==> inputs of v18 <==
==> flow/design.v <==
module fifo#(parameter DEPTH = 16,
             parameter WIDTH = 16)(
  	input logic clk,
  	input logic rst,
  	input logic push_i,
    input logic [WIDTH-1:0] push_data_i,
  	input logic pop_i,
    output logic [WIDTH-1:0] pop_data_i,
    output logic fifo_full,
    output logic fifo_empty);
  localparam addr_bits = $clog2(DEPTH);
  localparam PUSH_ONLY = 2'b10;
  localparam POP_ONLY = 2'b01;
  localparam PUSH_AND_POP = 2'b11;
  logic [DEPTH-1:0][WIDTH-1:0] mem_queue;
  logic [addr_bits:0] rd_ptr, wr_ptr, nxt_rd_ptr, nxt_wr_ptr;
  logic [addr_bits:0] max_index_ptr, min_index_ptr;
  assign max_index_ptr = {1'b1,{addr_bits{1'b0}}};
  assign min_index_ptr = {addr_bits+1{1'b0}};
  assign fifo_full = (rd_ptr[addr_bits] != wr_ptr[addr_bits] ) && (rd_ptr[addr_bits-1:0] == wr_ptr[addr_bits-1:0] );
  assign fifo_empty = (rd_ptr == wr_ptr);
  assign nxt_rd_ptr = rd_ptr + {{addr_bits{1'b0}},1'b1};
  assign nxt_wr_ptr = wr_ptr + {{addr_bits{1'b0}},1'b1};
  always@(posedge clk) begin
    if (rst) begin
      rd_ptr <= {addr_bits+1{1'b0}};
      wr_ptr <= {addr_bits+1{1'b0}};
    end
    else begin
      case({push_i,pop_i})
        PUSH_ONLY: begin
          mem_queue[wr_ptr[addr_bits-1:0]] <= push_data_i;          
		  wr_ptr <= nxt_wr_ptr;
        end
        POP_ONLY: begin 
          pop_data_i <= mem_queue[rd_ptr[addr_bits-1:0]];
          rd_ptr <= nxt_rd_ptr;
        end
        PUSH_AND_POP: begin
          mem_queue[wr_ptr[addr_bits-1:0]] <= push_data_i;
          pop_data_i <= mem_queue[rd_ptr[addr_bits-1:0]];
          wr_ptr <= nxt_wr_ptr;
          rd_ptr <= nxt_rd_ptr;
        end
      endcase
    end
  end
endmodule
==> flow/run.sh <==
#!/bin/bash
# the make line also repeats each setting of config.mk as NAME=value (left out here)
make -C /OpenROAD-flow-scripts/flow DESIGN_CONFIG=/design/flow/config.mk WORK_HOME=/design/flow/orfs CLKGATE_MAP_FILE= finish
==> flow/config.mk <==
export PLATFORM = sky130hd
export DESIGN_NAME = fifo
export DESIGN_NICKNAME = fifo
export VERILOG_FILES = /design/flow/design.v
export SDC_FILE = /design/flow/constraint.sdc
export NUM_CORES = 4
export LEC_CHECK = 0
export ABC_AREA = 0
export CAP_MARGIN = 20
export CORE_ASPECT_RATIO = 1.91
export CORE_MARGIN = 2
export CORE_UTILIZATION = 18
export GPL_ROUTABILITY_DRIVEN = 1
export GPL_TIMING_DRIVEN = 1
export PLACE_DENSITY_LB_ADDON = 0.03
export SETUP_SLACK_MARGIN = 0.86
export SLEW_MARGIN = 35
==> flow/constraint.sdc <==
create_clock -name core_clock -period 4.1 [get_ports {clk}]
set_input_delay 0.8200 -clock core_clock [delete_from_list [all_inputs] [get_ports {clk}]]
set_output_delay 0.8200 -clock core_clock [all_outputs]
set_load 0.01 [all_outputs]
==> inputs of v10, as changes to v18 <==
Settings changed: ABC_AREA 0 to not set, CORE_ASPECT_RATIO 1.91 to not set, CORE_UTILIZATION 18 to 66, GPL_ROUTABILITY_DRIVEN 1 to not set, GPL_TIMING_DRIVEN 1 to not set, PLACE_DENSITY_LB_ADDON 0.03 to not set, SETUP_SLACK_MARGIN 0.86 to not set, SLEW_MARGIN 35 to 20.
==> flow/constraint.sdc (replaced) <==
create_clock -name core_clock -period 2.66 [get_ports {clk}]
set_input_delay 0.5320 -clock core_clock [delete_from_list [all_inputs] [get_ports {clk}]]
set_output_delay 0.5320 -clock core_clock [all_outputs]
set_load 0.01 [all_outputs]
==> inputs of v12, as changes to v18 <==
Settings changed: ABC_AREA 0 to not set, CELL_PAD_IN_SITES_GLOBAL_PLACEMENT set to 3, CORE_ASPECT_RATIO 1.91 to not set, CORE_UTILIZATION 18 to 40, GPL_ROUTABILITY_DRIVEN 1 to not set, GPL_TIMING_DRIVEN 1 to not set, HOLD_SLACK_MARGIN set to 0.2, MIN_ROUTING_LAYER set to met2, PLACE_DENSITY_LB_ADDON 0.03 to not set, SETUP_SLACK_MARGIN 0.86 to not set, SLEW_MARGIN 35 to 25.
==> flow/constraint.sdc (replaced) <==
create_clock -name core_clock -period 5.0 [get_ports {clk}]
set_input_delay 1.0000 -clock core_clock [delete_from_list [all_inputs] [get_ports {clk}]]
set_output_delay 1.0000 -clock core_clock [all_outputs]
set_load 0.01 [all_outputs]
==> inputs of v25, as changes to v18 <==
Settings changed: ABC_AREA 0 to not set, CORE_ASPECT_RATIO 1.91 to not set, CORE_UTILIZATION 18 to 72, CTS_CLUSTER_SIZE set to 37, GPL_ROUTABILITY_DRIVEN 1 to not set, GPL_TIMING_DRIVEN 1 to not set, PLACE_DENSITY_LB_ADDON 0.03 to not set, SETUP_SLACK_MARGIN 0.86 to not set, SLEW_MARGIN 35 to 20.
==> flow/constraint.sdc (replaced) <==
create_clock -name core_clock -period 4.01 [get_ports {clk}]
set_input_delay 0.8020 -clock core_clock [delete_from_list [all_inputs] [get_ports {clk}]]
set_output_delay 0.8020 -clock core_clock [all_outputs]
set_load 0.01 [all_outputs]
==> comparison <==
Register-to-register slack: v10 < v25 < v18 < v12.
Routed wire length, lowest first: v25, v10, v12, v18.
Clock power: v12 < v25 < v18 < v10.
Power, lowest first: v12, v25, v18, v10.
Global-route usage: v18 < v12 < v10 < v25.
==> figures <==
                                                              v10            v12            v25             v18
Run status                       no timing/DRC/antenna violations  no timing/DRC/antenna violations  no timing/DRC/antenna violations  no timing/DRC/antenna violations
FP Core Util                                               0.6707         0.4069         0.7269          0.1819
Count of warning messages emitted by the tools                 30             31             32              30
Worst IR Drop VDD                                       0.4463 mV      0.2532 mV      0.3485 mV       0.2343 mV
Final Wtd Congestion                                       0.8379         0.7510         0.7543          0.6588
Buffers inserted by post-CTS timing repair                      1              0              0               1
R2R Path End                                       mem_queue[237]  mem_queue[90]  mem_queue[37]  mem_queue[162]
Fraction of standard cell area that is sequential          0.5270         0.5329         0.5426          0.5010
Combinational logic power                                 1070 µW         527 µW         659 µW          725 µW
Slew @ Worst Pin                                         617.5 ps       860.9 ps        1130 ps        750.5 ps
Depth of the CTS H-tree                                         1              1              1               2
Clock buffers                                                  33             43             35              45

========
==> 11-28 <==
RTL: the design.v shown in full above, as it stands there.
export LEC_CHECK = 0
export CAP_MARGIN = 20
export CELL_PAD_IN_SITES_GLOBAL_PLACEMENT = 0
export CORE_MARGIN = 2
export CORE_UTILIZATION = 72
export GPL_ROUTABILITY_DRIVEN = 0
export GPL_TIMING_DRIVEN = 1
export HOLD_SLACK_MARGIN = 0.16
export MIN_ROUTING_LAYER = met1
export PLACE_DENSITY_LB_ADDON = 0.27
export SLEW_MARGIN = 20
create_clock -name core_clock -period 2.99 [get_ports {clk}]
run.sh (not shown) runs the stock make flow with config.mk's settings and CLKGATE_MAP_FILE=.
==> inputs of 07-17, as changes to 11-28 <==
==> flow/config.mk (replaced) <==
export PLATFORM = sky130hd
export DESIGN_NAME = fifo
export DESIGN_NICKNAME = fifo
export VERILOG_FILES = /design/flow/design.v
export SDC_FILE = /design/flow/constraint.sdc
export NUM_CORES = 4
export LEC_CHECK = 0
export CAP_MARGIN = 15
export CELL_PAD_IN_SITES_GLOBAL_PLACEMENT = 3
export CORE_ASPECT_RATIO = 0.52
export CORE_MARGIN = 2
export CORE_UTILIZATION = 40
export PLACE_DENSITY_LB_ADDON = 0.07
export SLEW_MARGIN = 40
==> flow/constraint.sdc (replaced) <==
create_clock -name core_clock -period 4.96 [get_ports {clk}]
set_input_delay 0.9920 -clock core_clock [delete_from_list [all_inputs] [get_ports {clk}]]
set_output_delay 0.9920 -clock core_clock [all_outputs]
set_load 0.01 [all_outputs]
==> summary of the runs <==
In synthesized area, 07-17 and 11-28 do not differ.
In 07-17 the die size is higher than in 11-28, by about 80%.
Against 11-28, the non-clock buffer count of 07-17 is lower by 27.
11-28 finished with timing, DRC and antenna clean. 07-17 finished with timing, DRC and antenna clean.
Against 11-28, the global-route usage of 07-17 is lower by 12 points.
Of 11-28 and 07-17, 11-28 has the higher via count (gap about 3.6%, measured against 07-17).
==> figures <==
Met3 Resource Use GR: 11-28 6.00%; 07-17 3.27%
Number of signal-net buffers in the layout: 11-28 72; 07-17 45
Top sig layer: 11-28 met4; 07-17 met5
Result of the run: 11-28 no timing/DRC/antenna violations; 07-17 no timing/DRC/antenna violations
Vias in the first global route: 11-28 8091; 07-17 7695
P_clk: 11-28 3.27 mW; 07-17 2.07 mW
Critical path buffer and inverter count: 11-28 3; 07-17 1
Depth of the critical timing path with buffers and inverters included: 11-28 7; 07-17 4
Worst slew margin relative to its limit: 11-28 54.7%; 07-17 45.9%
Well tap count: 11-28 265; 07-17 459
Non-clock buffering overhead in the final layout: 11-28 4.85%; 07-17 2.99%

========
==> try-ember <==
// fifo: RTL as listed in full above, without the edits since
Settings: LEC_CHECK=0, CAP_MARGIN=20, CELL_PAD_IN_SITES_GLOBAL_PLACEMENT=0, CORE_MARGIN=2, CORE_UTILIZATION=72, CTS_CLUSTER_DIAMETER=231, GPL_ROUTABILITY_DRIVEN=0, GPL_TIMING_DRIVEN=1, HOLD_SLACK_MARGIN=0.16, MIN_ROUTING_LAYER=met1, PLACE_DENSITY=0.38, SLEW_MARGIN=20; clock period 2.92 ns.
==> try-umber: changes against try-ember <==
- CELL_PAD_IN_SITES_GLOBAL_PLACEMENT: 0 -> 1
- CORE_UTILIZATION: 72 -> 56
- CTS_CLUSTER_DIAMETER: 231 -> unset
- PLACE_DENSITY: 0.38 -> 0.39
==> flow/constraint.sdc (replaced) <==
create_clock -name core_clock -period 2.46 [get_ports {clk}]
set_input_delay 0.4920 -clock core_clock [delete_from_list [all_inputs] [get_ports {clk}]]
set_output_delay 0.4920 -clock core_clock [all_outputs]
set_load 0.01 [all_outputs]
==> impl_metrics.csv <==
group,metric,value,unit
cells_and_area,fin_cells,1202,
cells_and_area,fin_nets,877,
global_route,antenna_found_initial,2,
global_route,grt_pass1_vias,8035,
critical_path,cp.depth,7,
status,outcome,"no timing/DRC/antenna violations",
cells_and_area,area.share.combinational,33.0,%
cts,ctsResizeCount,3,
pwr,net-switching-power,2.51,mW
pwr,internal_power,8.91,mW
final_timing,post-route-min-period,2350,ps
detailed_routing,dr.max_layer_used,"met5",
cells_and_area,syn_to_final_growth,15.0,%
pwr,seqPwrFrac,49.0,%
pwr,pwr-share-comb,10.2,%
detailed_routing,vias,7610,
pwr,p_clk,4.65,mW
critical_path,r2r_slack,110,ps
That was try-umber.
==> impl_metrics.csv <==
group,metric,value,unit
critical_path,r2r_slack,160,ps
pwr,seqPwrFrac,51.4,%
pwr,net-switching-power,2.02,mW
cells_and_area,fin_cells,1118,
detailed_routing,vias,7561,
synth,ys_seq_share,59.5,%
synth,synth-edff-count,272,
cts,ctsResizeCount,0,
status,outcome,"no timing/DRC/antenna violations",
pwr,p_clk,3.56,mW
cells_and_area,syn_to_final_growth,11.6,%
cells_and_area,largest_class,"registers",
detailed_routing,dr.max_layer_used,"met4",
placement,portBuffers,37,
detailed_routing,remaining_drc_errors,0,
pwr,pwr-share-comb,10.0,%
critical_path,cp.depth,6,
cells_and_area,area.share.combinational,33.8,%
cells_and_area,flop-count,282,
That was try-ember.

========
==> xenon: inputs <==
// fifo: RTL as listed in full above, without the edits since
export LEC_CHECK = 0
export CAP_MARGIN = 5
export CELL_PAD_IN_SITES_GLOBAL_PLACEMENT = 0
export CORE_MARGIN = 2
export CORE_UTILIZATION = 72
export CTS_CLUSTER_SIZE = 33
export GPL_ROUTABILITY_DRIVEN = 0
export GPL_TIMING_DRIVEN = 1
export HOLD_SLACK_MARGIN = 0.29
export MIN_ROUTING_LAYER = met1
export PLACE_DENSITY = 0.39
export SETUP_SLACK_MARGIN = -0.05
export SLEW_MARGIN = 40
create_clock -name core_clock -period 1.91 [get_ports {clk}]
==> sierra (differences from xenon) <==
Settings changed: CAP_MARGIN 5 to 20, CELL_PAD_IN_SITES_GLOBAL_PLACEMENT 0 to default, CTS_CLUSTER_SIZE 33 to 30, GPL_ROUTABILITY_DRIVEN 0 to default, GPL_TIMING_DRIVEN 1 to default, HOLD_SLACK_MARGIN 0.29 to default, MIN_ROUTING_LAYER met1 to default, PLACE_DENSITY 0.39 to 0.38, SETUP_SLACK_MARGIN -0.05 to 0.56, SLEW_MARGIN 40 to 20.
==> flow/constraint.sdc (replaced) <==
create_clock -name core_clock -period 1.94 [get_ports {clk}]
set_input_delay 0.3880 -clock core_clock [delete_from_list [all_inputs] [get_ports {clk}]]
set_output_delay 0.3880 -clock core_clock [all_outputs]
set_load 0.01 [all_outputs]
==> fjord (differences from xenon) <==
Settings changed: CAP_MARGIN 5 to 20, CELL_PAD_IN_SITES_GLOBAL_PLACEMENT 0 to default, CORE_UTILIZATION 72 to 40, CTS_CLUSTER_SIZE 33 to default, GPL_ROUTABILITY_DRIVEN 0 to default, GPL_TIMING_DRIVEN 1 to default, HOLD_SLACK_MARGIN 0.29 to default, MIN_ROUTING_LAYER met1 to default, PLACE_DENSITY 0.39 to default, SETUP_SLACK_MARGIN -0.05 to default, SLEW_MARGIN 40 to 20.
==> flow/constraint.sdc (replaced) <==
create_clock -name core_clock -period 5.0 [get_ports {clk}]
set_input_delay 1.0000 -clock core_clock [delete_from_list [all_inputs] [get_ports {clk}]]
set_output_delay 1.0000 -clock core_clock [all_outputs]
set_load 0.01 [all_outputs]
==> notes <==
- fjord completed with no timing, DRC or antenna violations. xenon completed and failed the layout checks on negative setup slack. sierra produced a layout that fails on negative setup slack.
- Of xenon and fjord, fjord has the higher worst setup slack (gap 2.0 ns).
- The lowest wire length belongs to fjord, the highest to sierra.
- The lowest sequential share of layout area belongs to sierra, the highest to fjord.
- Between fjord and sierra, the lower register-to-register slack is in sierra (gap 2.0 ns).
==> figures <==
quantity	sierra	xenon	fjord
Final area over synthesized area	1.3002x	1.2481x	1.1140x
Total core area	19330 um2	19330 um2	34540 um2
Total routing resource utilization after global routing	40.79%	37.10%	17.33%
Cell area after layout	18270 um2	17540 um2	15660 um2
DR vias/cell	7.859	7.105	5.668
Met3 routed WL	6330 um	3493 um	1358 um
Met3 Usage GRT	7.331%	8.097%	2.662%
Gpl congestion	0.8251	-	0.7153
Routed via count	9674	8618	7283
Run status	failed layout checks	failed layout checks	no timing/DRC/antenna violations
Violated checks	negative setup slack	negative setup slack	-

========
==> v14: inputs <==
RTL: the design.v shown in full above, as it stands there.
make LEC_CHECK=0 CAP_MARGIN=20 CELL_PAD_IN_SITES_GLOBAL_PLACEMENT=0 CORE_MARGIN=2 CORE_UTILIZATION=72 CTS_CLUSTER_SIZE=34 GPL_ROUTABILITY_DRIVEN=0 GPL_TIMING_DRIVEN=1 HOLD_SLACK_MARGIN=0.16 MIN_ROUTING_LAYER=met1 PLACE_DENSITY=0.39 SETUP_SLACK_MARGIN=0.56 SLEW_MARGIN=20 finish   # period 1.98 ns
==> v34 (differences from v14) <==
==> flow/config.mk (replaced) <==
export PLATFORM = sky130hd
export DESIGN_NAME = fifo
export DESIGN_NICKNAME = fifo
export VERILOG_FILES = /design/flow/design.v
export SDC_FILE = /design/flow/constraint.sdc
export NUM_CORES = 4
export LEC_CHECK = 0
export CAP_MARGIN = 15
export CELL_PAD_IN_SITES_DETAIL_PLACEMENT = 1
export CELL_PAD_IN_SITES_GLOBAL_PLACEMENT = 3
export CORE_ASPECT_RATIO = 0.52
export CORE_MARGIN = 2
export CORE_UTILIZATION = 40
export CTS_CLUSTER_DIAMETER = 361
export GPL_ROUTABILITY_DRIVEN = 0
export GPL_TIMING_DRIVEN = 0
export PLACE_DENSITY_LB_ADDON = 0.07
export SETUP_SLACK_MARGIN = 0.88
export SLEW_MARGIN = 40
==> flow/constraint.sdc (replaced) <==
create_clock -name core_clock -period 4.96 [get_ports {clk}]
set_input_delay 0.9920 -clock core_clock [delete_from_list [all_inputs] [get_ports {clk}]]
set_output_delay 0.9920 -clock core_clock [all_outputs]
set_load 0.01 [all_outputs]
==> v16 (differences from v14) <==
==> flow/config.mk (replaced) <==
export PLATFORM = sky130hd
export DESIGN_NAME = fifo
export DESIGN_NICKNAME = fifo
export VERILOG_FILES = /design/flow/design.v
export SDC_FILE = /design/flow/constraint.sdc
export NUM_CORES = 4
export LEC_CHECK = 0
export CAP_MARGIN = 20
export CORE_MARGIN = 2
export CORE_UTILIZATION = 62
export CTS_CLUSTER_DIAMETER = 292
export PLACE_DENSITY = 0.36
export SLEW_MARGIN = 20
==> flow/constraint.sdc (replaced) <==
create_clock -name core_clock -period 3.51 [get_ports {clk}]
set_input_delay 0.7020 -clock core_clock [delete_from_list [all_inputs] [get_ports {clk}]]
set_output_delay 0.7020 -clock core_clock [all_outputs]
set_load 0.01 [all_outputs]
==> comparison <==
- Of v16 and v14, v14 has the higher hold slack (gap 0.023 ns).
- v14 finished but fails on negative setup slack. v34 finished clean. v16 completed without violations.
- In v34 the combinational power is lower than in v16, by about 16%.
- In synthesized area, v34 and v16 do not differ.
- The highest sequential power belongs to v14, the lowest to v34.
- The highest critical path depth belongs to v14, the lowest to v16.
- The highest clock skew belongs to v34, the lowest to v16.
- Worst setup slack: v14 is lower than v16 (0.89 ns).
==> figures <==
Outcome: v14 finished with violations; v16 no timing/DRC/antenna violations; v34 no timing/DRC/antenna violations
Reasons for failing layout checks: v14 negative setup slack; v16 -; v34 -
Core footprint: v14 19,330 um^2; v16 22,430 um^2; v34 34,580 um^2
Post-route insts no fill: v14 1,220; v16 1,128; v34 1,354
Antenna violations before repair: v14 0; v16 0; v34 1
Detail-routed via count per cell: v14 7.617; v16 6.598; v34 5.647
Routed metal-1 wirelength: v14 15,070 um; v16 12,780 um; v34 18,660 um
Worst-skew pair later-pin latency: v14 0.55 ns; v16 0.57 ns; v34 0.55 ns
Global-route usage over all layers: v14 38.41%; v16 26.02%; v34 19.86%
Worst Setup Slack, final: v14 -0.3863 ns; v16 0.4990 ns; v34 1.108 ns
Pwr dens: v14 848.2 nW/um^2; v16 498.5 nW/um^2; v34 338.4 nW/um^2
Slowest stage delay, CP: v14 0.40 ns; v16 0.67 ns; v34 0.54 ns
Net switching share of the total power: v14 24.22%; v16 22.08%; v34 23.53%
Cts bufs inserted: v14 29; v16 31; v34 28
P_int: v14 11,560 uW; v16 6075 uW; v34 4185 uW
Worst Setup SP: v14 wr_ptr[0]$_SDFFE_PP0N_; v16 wr_ptr[0]$_SDFFE_PP0N_; v34 rd_ptr[0]$_SDFFE_PP0N_
Met2 layer wire length in the routed design: v14 23,100 um; v16 14,920 um; v34 14,850 um
Power figures rest on the tool's default switching activity, not on a simulated workload.
